Setup of job 8686:
Design top, start of the top module:
module top(
    input logic     clk, 
    input logic     SW, 
    input logic     BOOT, 
    input logic [63:0] seed,
    output logic    _48b, 
    output logic    _45a
);
For scale: roughly 5300 cells after synthesis, about 69 I/O pins, ~29000 sq um of cells after synthesis.
clock: 4.98 ns
lec_check: 0
abc_area: 1
cap_margin: 20
core_margin: 2
core_utilization: 72
cts_cluster_diameter: 393
cts_cluster_size: 98
slew_margin: 20
run.sh (not shown) runs the stock make flow with config.mk's settings and CLKGATE_MAP_FILE=.
Job 8686: full flow OK, the timing, DRC and antenna checks passed
What job 1187 does differently from job 8686 at the input level:
- putting SETUP_SLACK_MARGIN at 0.67 where nothing was set
- clearing CTS_CLUSTER_SIZE, which used to be 98
- clearing ABC_AREA, which used to be 1
- clearing CTS_CLUSTER_DIAMETER, which used to be 393
- swapping 4.98 for 4.69 in the clock period (ns, I/O delays scaled along)
## What came out
Tool error DPL-0038 stopped job 1187 during global routing; no final results. Worst slack at placement: job 1187 worse than job 8686. Summary — sequential-to-total area share from yosys stat, job 1187 relative to job 8686: higher, by 1.3 points. Summary of the comparison: share of synthesized area spent on multiplexers is higher in job 1187, relative to job 8686. In the flow results for job 8686 and job 1187, the basic-gate share of the synthesized area counting and, or, nand and nor cells is smaller on job 1187. Job 8686 has higher netlist area before placement than job 1187. For placed cell count, dividing the value from job 8686 by the value from job 1187 gives 1.5.
--- input diff job 1187..job 8056 ---
- CTS_CLUSTER_SIZE now 99, previously not set
- SETUP_SLACK_MARGIN no longer set, was 0.67
- CTS_CLUSTER_DIAMETER now 350, previously not set
- CORE_UTILIZATION now 65, was 72
- the clock period (ns, I/O delays scaled along) now 7.09, was 4.69
--- outcome ---
- Job 8056 | status: complete | timing, DRC, antenna: pass
- Post-CTS resize count for job 8056 is lower than for job 1187.
- Job 8056 vs. job 1187: final weighted congestion in routability-driven placement went up by 0.0076.
- Per the comparison of job 8056 with job 1187, core utilization before placement shows a reduction of 6.3 points, count of boundary I/O pins shows no meaningful change, post-CTS setup buffer count shows a reduction of 278.
- Number of placed cells counting well taps across job 1187 and job 8056: no real change.
- Lower die outline height among job 1187 and job 8056: job 1187
What job 7894 does differently from job 8056 at the input level:
- CORE_UTILIZATION now 40, was 65
- CTS_CLUSTER_DIAMETER no longer set, was 350
- CTS_CLUSTER_SIZE no longer set, was 99
- the clock period (ns, I/O delays scaled along) now 5.96, was 7.09
Findings:
- Job 7894 gives less worst setup slack after layout than job 8056 did.
- Inverter count of the layout excluding clock inverters essentially unchanged between job 7894 and job 8056.
- | tap cell instance count | lower: job 8056 |
The following lists how job 3985 was set up differently from job 7894:
- swapping 2 for 10 in CORE_MARGIN
- putting GPL_TIMING_DRIVEN at 0 where nothing was set
- putting CELL_PAD_IN_SITES_DETAIL_PLACEMENT at 1 where nothing was set
- putting SETUP_SLACK_MARGIN at -0.32 where nothing was set
- putting CTS_CLUSTER_DIAMETER at 227 where nothing was set
- swapping 5.96 for 10.0 in the clock period (ns, I/O delays scaled along)
==> comparison <==
- Run comparison: job 7894 critical path endpoint u1.current_state[19]; job 3985 critical path endpoint u1.current_state[18]
- For logic area, job 3985 and job 7894 come out practically identical.
- Job 3985: total global-route track usage 2.8 points above job 7894
- Run comparison: job 7894 worst-path cell with the longest stage delay sky130_fd_sc_hd__o21ai_0; job 3985 worst-path cell with the longest stage delay sky130_fd_sc_hd__edfxtp_1
Edits applied to the flow inputs when going from job 3985 to job 3035:
- CORE_MARGIN changed from 10 to 2
- SETUP_SLACK_MARGIN removed (was -0.32)
- CTS_CLUSTER_DIAMETER removed (was 227)
- GPL_TIMING_DRIVEN removed (was 0)
- CELL_PAD_IN_SITES_DETAIL_PLACEMENT removed (was 1)
- PLACE_DENSITY_LB_ADDON newly set to 0.07
- CORE_UTILIZATION changed from 40 to 72
- the clock period (ns, I/O delays scaled along) changed from 10.0 to 4.96
==> comparison <==
Timing, DRC, antenna: 0 failures across job 3035 and job 3985. Against job 3985 as the reference, job 3035 delivers a higher met3 routed wirelength. End point of the critical path = u1.current_state[18]: job 3985; end point of the critical path = u1.current_state[11]: job 3035. Maximum fanout count along the critical path, job 3035 and job 3985, lower one = job 3035. Job 3035 vs job 3985 — via density per instance rose about 10%. Final global-route overflow total came out exactly the same in job 3035 and job 3985. Diff job 3985 -> job 3035: number of ordinary and repair buffers in the finished layout went down about 30%; setup slack now smaller; combined global-route utilization of all metal layers up 12 points; final critical delay including setup and external delays -1140 ps. Job 3035 can be clocked faster than job 3985. Across both runs, placement-stage cell area was lower for job 3035 than for job 3985.

========
Setup of ember:
top again, from the RTL that the note above started with.
Settings: LEC_CHECK=0, CAP_MARGIN=25, CELL_PAD_IN_SITES_DETAIL_PLACEMENT=1, CORE_ASPECT_RATIO=1.15, CORE_MARGIN=2, CORE_UTILIZATION=40, CTS_CLUSTER_SIZE=47, GPL_ROUTABILITY_DRIVEN=0, GPL_TIMING_DRIVEN=0, PLACE_DENSITY_LB_ADDON=0.01, SLEW_MARGIN=40; clock period 8.88 ns.
ember: no failed stages, no open violations at the end
### ember -> tundra
- putting CTS_CLUSTER_DIAMETER at 80 where nothing was set
- putting SETUP_SLACK_MARGIN at 1.95 where nothing was set
- swapping 1 for 0 in CELL_PAD_IN_SITES_DETAIL_PLACEMENT
- putting CELL_PAD_IN_SITES_GLOBAL_PLACEMENT at 1 where nothing was set
- putting HOLD_SLACK_MARGIN at 0.07 where nothing was set
- putting ABC_AREA at 1 where nothing was set
- swapping 2 for 3 in CORE_MARGIN
## What came out
Looking only at core utilization, and setting everything else aside, the lower value of ember and tundra goes to ember. Min die span in y across ember and tundra: ember. The run showing the smaller actual transition at the worst max-transition pin is ember. Last element of the critical path: u1.current_state[19] -> ember, u1.current_state[42] -> tundra. tundra against ember; area of all placed cells without fillers is up by more than 10%. Going from ember to tundra, the initial antenna violation count was found to have gone up by 3.
